==> inputs of run B <==
## ex2_1
module ex2_1 (
	      input 		 clk, rst, validi,
	      input [31:0] 	 data_in,
	      output logic 	 valido, 
	      output logic [31:0] data_out
	      );
clock: 12.0 ns
lec_check: 0
cap_margin: 35
cell_pad_in_sites_global_placement: 2
core_margin: 9
core_utilization: 40
cts_cluster_size: 27
gpl_routability_driven: 0
gpl_timing_driven: 0
hold_slack_margin: 0.02
place_density: 0.74
slew_margin: 15
run.sh (not shown) runs the stock make flow with config.mk's settings and CLKGATE_MAP_FILE=.
==> run F (differences from run B) <==
ABC_AREA = 0   (was not set)
CAP_MARGIN = 15   (was 35)
CELL_PAD_IN_SITES_GLOBAL_PLACEMENT = not set   (was 2)
CORE_MARGIN = 2   (was 9)
CORE_UTILIZATION = 71   (was 40)
CTS_CLUSTER_DIAMETER = 28   (was not set)
CTS_CLUSTER_SIZE = not set   (was 27)
GPL_ROUTABILITY_DRIVEN = not set   (was 0)
GPL_TIMING_DRIVEN = not set   (was 0)
HOLD_SLACK_MARGIN = -0.09   (was 0.02)
PLACE_DENSITY = not set   (was 0.74)
SETUP_SLACK_MARGIN = 2.3   (was not set)
SLEW_MARGIN = 20   (was 15)
==> flow/constraint.sdc (replaced) <==
create_clock -name core_clock -period 8.23 [get_ports {clk}]
set_input_delay 1.6460 -clock core_clock [delete_from_list [all_inputs] [get_ports {clk}]]
set_output_delay 1.6460 -clock core_clock [all_outputs]
set_load 0.01 [all_outputs]
==> run X (differences from run B) <==
ABC_AREA = 1   (was not set)
CAP_MARGIN = 20   (was 35)
CELL_PAD_IN_SITES_GLOBAL_PLACEMENT = not set   (was 2)
CORE_MARGIN = 2   (was 9)
CTS_CLUSTER_SIZE = 99   (was 27)
GPL_TIMING_DRIVEN = not set   (was 0)
HOLD_SLACK_MARGIN = not set   (was 0.02)
PLACE_DENSITY = not set   (was 0.74)
SLEW_MARGIN = 20   (was 15)
==> flow/constraint.sdc (replaced) <==
create_clock -name core_clock -period 10.0 [get_ports {clk}]
set_input_delay 2.0000 -clock core_clock [delete_from_list [all_inputs] [get_ports {clk}]]
set_output_delay 2.0000 -clock core_clock [all_outputs]
set_load 0.01 [all_outputs]
==> qor summary <==
| quantity | run X | run F | run B |
|---|---|---|---|
| Outcome | timing/DRC/antenna clean | failed layout checks | timing/DRC/antenna clean |
| Reasons for failing layout checks | - | negative setup slack | - |
| Global routing met3 resource utilization | 5.32% | 17.7% | 11.4% |
| Register-to-register setup slack | 1.21 ns | -0.74 ns | 1.37 ns |
| TAP cells | 2016 | 1134 | 2016 |
| Area fraction in mux cells | 0% | 0.205% | 0.205% |
| GRT Util Overall | 27.2% | 49.1% | 34.3% |
| Worst hold slack across all endpoints | 0.487 ns | 0.473 ns | 0.477 ns |
| Area occupied by registers | 0.00412 mm² | 0.00412 mm² | 0.00412 mm² |
| Worst setup slack after layout | 0.608 ns | -1.39 ns | 0.176 ns |
| Post-CTS setup buffer count | 0 | 135 | 3 |
| Synth-to-layout area growth | 6.43% | 19.0% | 9.66% |
| Number of diodes | 1 | 7 | 27 |
| Endpoint arrival time on the critical path | 9.79 ns | 10.04 ns | 12.26 ns |
| Crit share post-route | 93.9% | 117% | 98.5% |
| Worst flop-to-flop path startpoint | counter[30] | a1[6] | a2[6] |
| Placed cell areas | 0.0631 mm² | 0.0662 mm² | 0.0651 mm² |
| Logic gate fraction of the total cell area | 72.9% | 71.5% | 73.9% |
| Sequential portion of the cell area | 6.46% | 5.74% | 6.22% |
| Syn nets | 9607 | 8998 | 8998 |
| Worst setup timing slack at the placement stage | 0.0936 ns | -1.91 ns | -5.15 ns |
| M1 WL | 82.9 mm | 72.4 mm | 116 mm |


==> v6 <==
==> flow/design.v <==
module ex2_1 (
	      input 		 clk, rst, validi,
	      input [31:0] 	 data_in,
	      output logic 	 valido, 
	      output logic [31:0] data_out
	      );
   enum 			 {S0, S1, S2} state, next;
   logic [31:0]  		 a1, a2, a3;
   logic [31:0]			 counter;
   always_ff @(posedge clk or posedge rst) begin
      if (rst) begin
	 data_out <= 32'b0;
	 valido <= 1'b0;
	 state = S0;
	 counter = 0;
	 a1 = 0;
	 a2 = 0;
	 a3 = 0;
      end
      else begin
	 case (state)
	   S0: begin
	      if (validi) 
		  	begin
		  		a1 = data_in;
		  		a2 += data_in;
		  		a3 *= data_in;
		  		data_out <= a2;
		 		if(counter > 2 && (counter % 3 == 0)) 
					begin
	 	 				valido <= 1'b1;
		 			end
		 		next = S1;
		 		counter += 1;
		  	end
		  else 
		  	begin
		 		next = S0;
		 		counter = 0;
				valido <= 1'b0;
	      	end
	   end
	   S1: begin
	      if (validi) 
		  	begin
		 		a1 *= data_in;
		 		a2 = data_in;
		 		a3 += data_in;
		 		data_out <= a3;
		 		if(counter > 2 && (counter % 3 == 1)) 
					begin
	 	 				valido <= 1'b1;
		 			end
		 		next = S2;
		 		counter += 1;
			end	      
		  else 
		  	begin
				next = S0;
				counter = 0;
				valido <= 1'b0;
		  	end
	   end
	   S2: begin
	      if (validi) 
		  	begin
		 		a1 += data_in;
		 		a2 *= data_in;
		 		a3 = data_in;
		 		data_out <= a1;
		 		if(counter % 3 == 2) 
					begin
		 				valido <= 1'b1;
		  			end
	      		next = S0;
		  		counter += 1;
			end
		  else 
		  	begin
				next = S0;
		 		counter = 0;
				valido <= 1'b0;
			end
	   end
	 endcase
	 state = next;
      end
   end
endmodule
==> flow/run.sh <==
#!/bin/bash
# the make line also repeats each setting of config.mk as NAME=value (left out here)
make -C /OpenROAD-flow-scripts/flow DESIGN_CONFIG=/design/flow/config.mk WORK_HOME=/design/flow/orfs CLKGATE_MAP_FILE= finish
==> flow/config.mk <==
export PLATFORM = sky130hd
export DESIGN_NAME = ex2_1
export DESIGN_NICKNAME = ex2_1
export VERILOG_FILES = /design/flow/design.v
export SDC_FILE = /design/flow/constraint.sdc
export NUM_CORES = 4
export LEC_CHECK = 0
export CAP_MARGIN = 35
export CELL_PAD_IN_SITES_GLOBAL_PLACEMENT = 2
export CORE_MARGIN = 9
export CORE_UTILIZATION = 49
export CTS_CLUSTER_SIZE = 27
export GPL_ROUTABILITY_DRIVEN = 0
export GPL_TIMING_DRIVEN = 0
export HOLD_SLACK_MARGIN = 0.02
export PLACE_DENSITY = 0.74
export SLEW_MARGIN = 15
==> flow/constraint.sdc <==
create_clock -name core_clock -period 12.0 [get_ports {clk}]
set_input_delay 2.4000 -clock core_clock [delete_from_list [all_inputs] [get_ports {clk}]]
set_output_delay 2.4000 -clock core_clock [all_outputs]
set_load 0.01 [all_outputs]
==> v20 (differences from v6) <==
Settings changed: ABC_AREA set to 0, CAP_MARGIN 35 to 15, CELL_PAD_IN_SITES_GLOBAL_PLACEMENT 2 to not set, CORE_MARGIN 9 to 2, CORE_UTILIZATION 49 to 71, CTS_CLUSTER_DIAMETER set to 225, CTS_CLUSTER_SIZE 27 to not set, GPL_ROUTABILITY_DRIVEN 0 to not set, GPL_TIMING_DRIVEN 0 to not set, HOLD_SLACK_MARGIN 0.02 to -0.09, PLACE_DENSITY 0.74 to not set, SLEW_MARGIN 15 to 20.
==> flow/constraint.sdc (replaced) <==
create_clock -name core_clock -period 8.23 [get_ports {clk}]
set_input_delay 1.6460 -clock core_clock [delete_from_list [all_inputs] [get_ports {clk}]]
set_output_delay 1.6460 -clock core_clock [all_outputs]
set_load 0.01 [all_outputs]
==> results <==
| quantity | v6 | v20 |
|---|---|---|
| Initial antenna violation count | 34 | 15 |
| Setup-failing EPs final | 0 | 29 |
| Tcrit/Tclk final | 98.12% | 111.5% |
| Final critical-path setup slack | 0.2258 ns | -0.9464 ns |
| Worst hold start | next[1] | data_out[1] |
| Final core utilization | 53.60% | 82.85% |
| Least-Margin Pin Slew | 1.137 ns | 1.014 ns |
| Post-CTS Repair Setup Buffers | 2 | 106 |
| Minimum hold slack | 0.4751 ns | 0.4775 ns |
| Count of filler cells inserted in the layout | 11999 | 5320 |
| Worst hold stages | 2 | 1 |
| Met2 routing resource usage after global routing | 55.36% | 71.40% |
| Chip Footprint | 136200 um^2 | 87370 um^2 |
| Area Growth Syn to Fin | 8.363% | 15.22% |
| Hold endpoint | state[1] | data_out[1] |
| Status | complete, no violations | complete, but fails checks |
| Violated checks | - | setup timing |
| All-layer global routing usage | 39.24% | 47.44% |


==> run K <==
// ex2_1: RTL as listed in full above, without the edits since
clock: 13.6 ns
lec_check: 0
cap_margin: 20
core_margin: 2
core_utilization: 66
slew_margin: 20
==> inputs of run E, as changes to run K <==
- CORE_UTILIZATION: 66 -> 72
- CTS_CLUSTER_SIZE: unset -> 34
- MAX_ROUTING_LAYER: unset -> met4
- PLACE_DENSITY_LB_ADDON: unset -> 0.28
- TNS_END_PERCENT: unset -> 5
==> flow/constraint.sdc (replaced) <==
create_clock -name core_clock -period 8.94 [get_ports {clk}]
set_input_delay 1.7880 -clock core_clock [delete_from_list [all_inputs] [get_ports {clk}]]
set_output_delay 1.7880 -clock core_clock [all_outputs]
set_load 0.01 [all_outputs]
==> inputs of run R, as changes to run K <==
- CORE_UTILIZATION: 66 -> 55
- CTS_CLUSTER_DIAMETER: unset -> 394
- CTS_CLUSTER_SIZE: unset -> 100
- HOLD_SLACK_MARGIN: unset -> 0.23
- SETUP_SLACK_MARGIN: unset -> -1.0
- TNS_END_PERCENT: unset -> 100
==> flow/constraint.sdc (replaced) <==
create_clock -name core_clock -period 10.0 [get_ports {clk}]
set_input_delay 2.0000 -clock core_clock [delete_from_list [all_inputs] [get_ports {clk}]]
set_output_delay 2.0000 -clock core_clock [all_outputs]
set_load 0.01 [all_outputs]
==> flow_summary.yaml <==
# flow metrics
clock_network:
  insertion_delay_ps: 520
setup_path:
  cp_slowest_cell: "buf_4"
  path_common_cell: "o21ai_0"
cells_and_area:
  finalInstanceArea_um2: 62200
  layout.cells.non_filler: 8220
outcome:
  status: "finished clean"
final_timing:
  tightest_slew_ps: 1130
die:
  die_width_um: 306
Source of the figures above: run K

==> flow_summary.yaml <==
# flow metrics
outcome:
  so.violations: "negative setup slack"
  status: "finished with violations"
clock_network:
  insertion_delay_ps: 510
final_timing:
  fin_ws_ps: -314
  tightest_slew_ps: 1140
  finalSetupViolations: 8
cells_and_area:
  finalInstanceArea_um2: 64500
  layout.cells.non_filler: 8681
setup_path:
  endpoint_kind: "flip-flop"
  cp_slowest_cell: "fa_1"
Source of the figures above: run R

==> flow_summary.yaml <==
# flow metrics
outcome:
  status: "finished with violations"
  so.violations: "negative setup slack"
final_timing:
  finalSetupViolations: 21
  tightest_slew_ps: 1010
  fin_ws_ps: -602
die:
  die_width_um: 294
cells_and_area:
  finalInstanceArea_um2: 66400
clock_network:
  insertion_delay_ps: 500
logic_synthesis:
  ys_top_cells_by_area: "fa_1 (41%), ha_1 (9.8%), inv_1 (9.7%)"
Source of the figures above: run E



==> run a: inputs <==
// ex2_1: RTL as listed in full above, without the edits since
clock: 12.9 ns
lec_check: 0
cap_margin: 20
core_margin: 2
core_utilization: 62
slew_margin: 20
==> inputs of run b, as changes to run a <==
--- a/flow/config.mk
+++ b/flow/config.mk
@@ -6,6 +6,8 @@
 export NUM_CORES = 4
 export LEC_CHECK = 0
-export CAP_MARGIN = 20
+export CAP_MARGIN = 15
 export CORE_MARGIN = 2
-export CORE_UTILIZATION = 62
+export CORE_UTILIZATION = 71
+export HOLD_SLACK_MARGIN = -0.09
+export SETUP_SLACK_MARGIN = -0.59
 export SLEW_MARGIN = 20
==> flow/constraint.sdc (replaced) <==
create_clock -name core_clock -period 7.69 [get_ports {clk}]
set_input_delay 1.5380 -clock core_clock [delete_from_list [all_inputs] [get_ports {clk}]]
set_output_delay 1.5380 -clock core_clock [all_outputs]
set_load 0.01 [all_outputs]
==> GITHUB_STEP_SUMMARY <==
## Implementation flow summary

| Metric | Value |
|---|---|
| Endpoint of the worst hold-timing path | data_out[10] |
| Number of placement rows | roughly 110 |
| Result of the run | timing/DRC/antenna clean |
| Area of the die | between 90000 and 100000 um2 |
| ANT cells | 1 |
| Pre-CTS setup slack | between 0.8 and 0.9 ns |
| Final worst clock skew | approximately 0.022 ns |
(the above is from run a)
==> GITHUB_STEP_SUMMARY <==
## Implementation flow summary

| Metric | Value |
|---|---|
| Result of the run | failed layout checks |
| Violated checks | negative setup slack |
| Final worst clock skew | approximately 0.022 ns |
| Endpoints failing setup | 46 |
| Final critical-path setup slack | -1.505 ns |
| Endpoint of the worst hold-timing path | data_out[0] |
| Pre-CTS setup slack | -2.357 ns |
| ANT cells | 5 |
(the above is from run b)


==> trial 88: inputs <==
RTL: the design.v shown in full above, as it stands there.
clock: 7.17 ns
lec_check: 0
abc_area: 0
cap_margin: 20
cell_pad_in_sites_global_placement: 0
core_margin: 2
core_utilization: 58
cts_cluster_diameter: 237
cts_cluster_size: 100
gpl_timing_driven: 1
hold_slack_margin: 0.3
min_routing_layer: met1
place_density_lb_addon: 0.3
slew_margin: 20
tns_end_percent: 85
==> trial 41 (differences from trial 88) <==
Settings changed: CAP_MARGIN 20 to 15, CORE_UTILIZATION 58 to 72, CTS_CLUSTER_DIAMETER 237 to 214, CTS_CLUSTER_SIZE 100 to not set, GPL_TIMING_DRIVEN 1 to not set, HOLD_SLACK_MARGIN 0.3 to -0.05, PLACE_DENSITY_LB_ADDON 0.3 to not set, SETUP_SLACK_MARGIN set to -0.59.
==> flow/constraint.sdc (replaced) <==
create_clock -name core_clock -period 7.69 [get_ports {clk}]
set_input_delay 1.5380 -clock core_clock [delete_from_list [all_inputs] [get_ports {clk}]]
set_output_delay 1.5380 -clock core_clock [all_outputs]
set_load 0.01 [all_outputs]
==> trial 72 (differences from trial 88) <==
Settings changed: ABC_AREA 0 to not set, CELL_PAD_IN_SITES_GLOBAL_PLACEMENT 0 to not set, CORE_UTILIZATION 58 to 70, CTS_CLUSTER_DIAMETER 237 to not set, CTS_CLUSTER_SIZE 100 to 32, GPL_TIMING_DRIVEN 1 to not set, HOLD_SLACK_MARGIN 0.3 to not set, MAX_ROUTING_LAYER set to met4, MIN_ROUTING_LAYER met1 to not set, PLACE_DENSITY_LB_ADDON 0.3 to not set, TNS_END_PERCENT 85 to not set.
==> flow/constraint.sdc (replaced) <==
create_clock -name core_clock -period 8.69 [get_ports {clk}]
set_input_delay 1.7380 -clock core_clock [delete_from_list [all_inputs] [get_ports {clk}]]
set_output_delay 1.7380 -clock core_clock [all_outputs]
set_load 0.01 [all_outputs]
==> trial 81 (differences from trial 88) <==
Settings changed: CORE_UTILIZATION 58 to 17, PLACE_DENSITY set to 0.78, PLACE_DENSITY_LB_ADDON 0.3 to not set.
==> results.yml <==
# physical design summary
status:
  failed_layout_checks: "setup timing"
  run_status: "failed layout checks"
final_timing:
  report.final.setup_viol: 45
  post_route_setup_slack_ps: -1490
routing:
  detailedRoute.firstIterationViolations: 6044
cells_and_area:
  syn2layout_area_growth_pct: 16.04
  seqCellArea_sq_um: 4125
Source of the figures above: trial 41

==> results.yml <==
# physical design summary
final_timing:
  report.final.setup_viol: 44
  post_route_setup_slack_ps: -1870
status:
  run_status: "failed layout checks"
  failed_layout_checks: "setup timing"
Source of the figures above: trial 81

==> results.yml <==
# physical design summary
status:
  failed_layout_checks: "setup timing"
  run_status: "failed layout checks"
routing:
  detailedRoute.firstIterationViolations: 5760
final_timing:
  post_route_setup_slack_ps: -727.7
  report.final.setup_viol: 23
Source of the figures above: trial 72

==> results.yml <==
# physical design summary
cells_and_area:
  seqCellArea_sq_um: 4123
  syn2layout_area_growth_pct: 18.78
routing:
  detailedRoute.firstIterationViolations: 5037
final_timing:
  report.final.setup_viol: 50
  post_route_setup_slack_ps: -1870
status:
  failed_layout_checks: "setup timing"
  run_status: "failed layout checks"
Source of the figures above: trial 88

